// System
module System(
	clk,
	rst,
	mbed,
	select,
	GreenBlueServoOut,
	RedServoOut,
	BinRecycleServoOut,
	RedBlueServoOut,
	GreenOtherServoOut,
	dispenseBlueLED,
	dispenseComplete,
	dispenseGreenLED,
	dispenseRedLED,
	mainState,
	mbedOutput,
	results,
	sortBlueLED,
	sortComplete,
	sortGreenLED,
	sortRedLED
);
For scale: about 400 flip-flops, about 34 I/O pins, about 0.018 mm2 of cells after synthesis.
Settings: LEC_CHECK=0, ABC_AREA=0, CAP_MARGIN=20, CORE_MARGIN=2, CORE_UTILIZATION=72, CTS_CLUSTER_DIAMETER=376, CTS_CLUSTER_SIZE=11, HOLD_SLACK_MARGIN=0.29, PLACE_DENSITY_LB_ADDON=0.12, SETUP_SLACK_MARGIN=0.93, SLEW_MARGIN=20; clock period 3.16 ns.
run.sh (not shown) runs the stock make flow with config.mk's settings and CLKGATE_MAP_FILE=.
==> next run, changes <==
--- a/flow/config.mk
+++ b/flow/config.mk
@@ -8 +7,0 @@
-export ABC_AREA = 0
@@ -12,2 +11 @@
-export CTS_CLUSTER_DIAMETER = 376
-export CTS_CLUSTER_SIZE = 11
+export CTS_CLUSTER_SIZE = 10
@@ -15 +13 @@
-export PLACE_DENSITY_LB_ADDON = 0.12
+export PLACE_DENSITY_LB_ADDON = 0.19
@@ -17 +15 @@
-export SLEW_MARGIN = 20
+export SLEW_MARGIN = 5
The changed run finished with timing, DRC and antenna clean; design area came out higher by 0.32%; via count came out higher by 0.57%; worst setup slack gains 20 ps; routed wire length came out higher by 0.37%; critical path depth came out higher by 2; combinational power came out lower by about 0.7%; core utilization came out higher by 0.26 points; cell count barely changes; maximum frequency came out higher by 0.89%; sequential power stays flat.
==> next run, changes <==
--- a/flow/config.mk
+++ b/flow/config.mk
@@ -10,0 +11 @@
+export CTS_CLUSTER_DIAMETER = 28
@@ -12 +12,0 @@
-export HOLD_SLACK_MARGIN = 0.29
@@ -15 +15 @@
-export SLEW_MARGIN = 5
+export SLEW_MARGIN = 35
The changed run completed without violations.
Setup slack degrades by 19 ps.
Count of clock-buffer cells in the layout went up by 46.
Wire length climbs by 16%.
Cell count is higher by 3.8%.


Starting RTL as in the previous note.
export LEC_CHECK = 0
export CAP_MARGIN = 20
export CORE_MARGIN = 2
export CORE_UTILIZATION = 44
export CTS_CLUSTER_DIAMETER = 41
export CTS_CLUSTER_SIZE = 53
export GPL_TIMING_DRIVEN = 0
export SETUP_SLACK_MARGIN = 0.84
export SLEW_MARGIN = 20
create_clock -name core_clock -period 5.91 [get_ports {clk}]
The baseline finished clean.
Next try:
- CELL_PAD_IN_SITES_GLOBAL_PLACEMENT: unset -> 2
- CTS_CLUSTER_SIZE: 53 -> 59
- GPL_TIMING_DRIVEN: 0 -> 1
- SLEW_MARGIN: 20 -> 10
- TNS_END_PERCENT: unset -> 20
The changed run went through all stages and came out clean.
Utilization went up by 0.20 points.
Cell count is lower by a few percent.
Flip-flop count does not change.
Die area stays the same.
Critical path depth shrinks by 2.
Via count came out lower by a few percent.
Total power rises by a few percent.
Global-route usage shrinks by 1.6 points.
Non-clock buffer count came out lower by 67.
Worst hold slack got worse by 0.015 ns.
Next try:
- CELL_PAD_IN_SITES_GLOBAL_PLACEMENT: 2 -> unset
- CORE_UTILIZATION: 44 -> 71
- CTS_CLUSTER_DIAMETER: 41 -> unset
- CTS_CLUSTER_SIZE: 59 -> 25
- GPL_TIMING_DRIVEN: 1 -> unset
- SETUP_SLACK_MARGIN: 0.84 -> unset
- SLEW_MARGIN: 10 -> 20
- TNS_END_PERCENT: 20 -> unset
- clock period: 5.91 -> 3.16 ns (I/O delays scaled with it)
After rerunning:
- clock-buffer cell count goes down by 29
- worst setup slack got worse by 1.7 ns
- clock power increases by about 25%
- design area went down by about 5%
- cell count decreases by about 9%
- non-clock buffer count climbs by 13
Next try:
- CORE_UTILIZATION: 71 -> 72
- CTS_CLUSTER_SIZE: 25 -> 10
- HOLD_SLACK_MARGIN: unset -> 0.29
- PLACE_DENSITY_LB_ADDON: unset -> 0.17
- SETUP_SLACK_MARGIN: unset -> 0.93
Result: Count of clock-buffer cells in the layout fell by 7. Final area hardly moves. Wire length rose by 4.4%. Clock power fell by about 10%. Total power fell by 4.6%.


System again, from the RTL that the note above started with.
Settings: LEC_CHECK=0, ABC_AREA=1, CAP_MARGIN=0, CORE_ASPECT_RATIO=0.5, CORE_MARGIN=2, CORE_UTILIZATION=72, CTS_CLUSTER_DIAMETER=298, CTS_CLUSTER_SIZE=14, PLACE_DENSITY_LB_ADDON=0.19, SETUP_SLACK_MARGIN=0.95, SLEW_MARGIN=20; clock period 3.16 ns.
==> next run, changes <==
ABC_AREA = not set   (was 1)
CAP_MARGIN = 20   (was 0)
CORE_ASPECT_RATIO = not set   (was 0.5)
CTS_CLUSTER_DIAMETER = not set   (was 298)
CTS_CLUSTER_SIZE = 23   (was 14)
PLACE_DENSITY_LB_ADDON = 0.12   (was 0.19)
SETUP_SLACK_MARGIN = 0.92   (was 0.95)
Result: Via count fell by 14%. Maximum frequency decreases by 3.7%. Clock skew falls by 22 ps. Power climbs by 11%. Routed wire length shrinks by 3.0%. Synthesized cell count went down by 22%. Setup slack gets worse by 83 ps. Hold slack gets worse by 29 ps. Die size fell by 5.9%.
==> next run, changes <==
ABC_AREA = 1   (was not set)
CTS_CLUSTER_DIAMETER = 214   (was not set)
CTS_CLUSTER_SIZE = 14   (was 23)
HOLD_SLACK_MARGIN = 0.29   (was not set)
SETUP_SLACK_MARGIN = 0.93   (was 0.92)
The changed run passed the timing, design-rule and antenna checks.
Routed wire length climbs by about 2.3%.
Core utilization drops by 2.8 points.
Setup slack is better by 82 ps.
==> next run, changes <==
ABC_AREA = not set   (was 1)
CTS_CLUSTER_DIAMETER = not set   (was 214)
CTS_CLUSTER_SIZE = not set   (was 14)
HOLD_SLACK_MARGIN = -0.08   (was 0.29)
PLACE_DENSITY_LB_ADDON = not set   (was 0.12)
SETUP_SLACK_MARGIN = 0.77   (was 0.93)
Effect: Area after synthesis came out lower by a few percent. Worst setup slack is worse by 160 ps. Die area came out lower by a few percent. Combinational power came out lower by a quarter to a third. Power came out higher by roughly a tenth. Hold slack is better by 27 ps. Sequential cell count does not change.
Power is estimated from default activity; no workload was simulated.
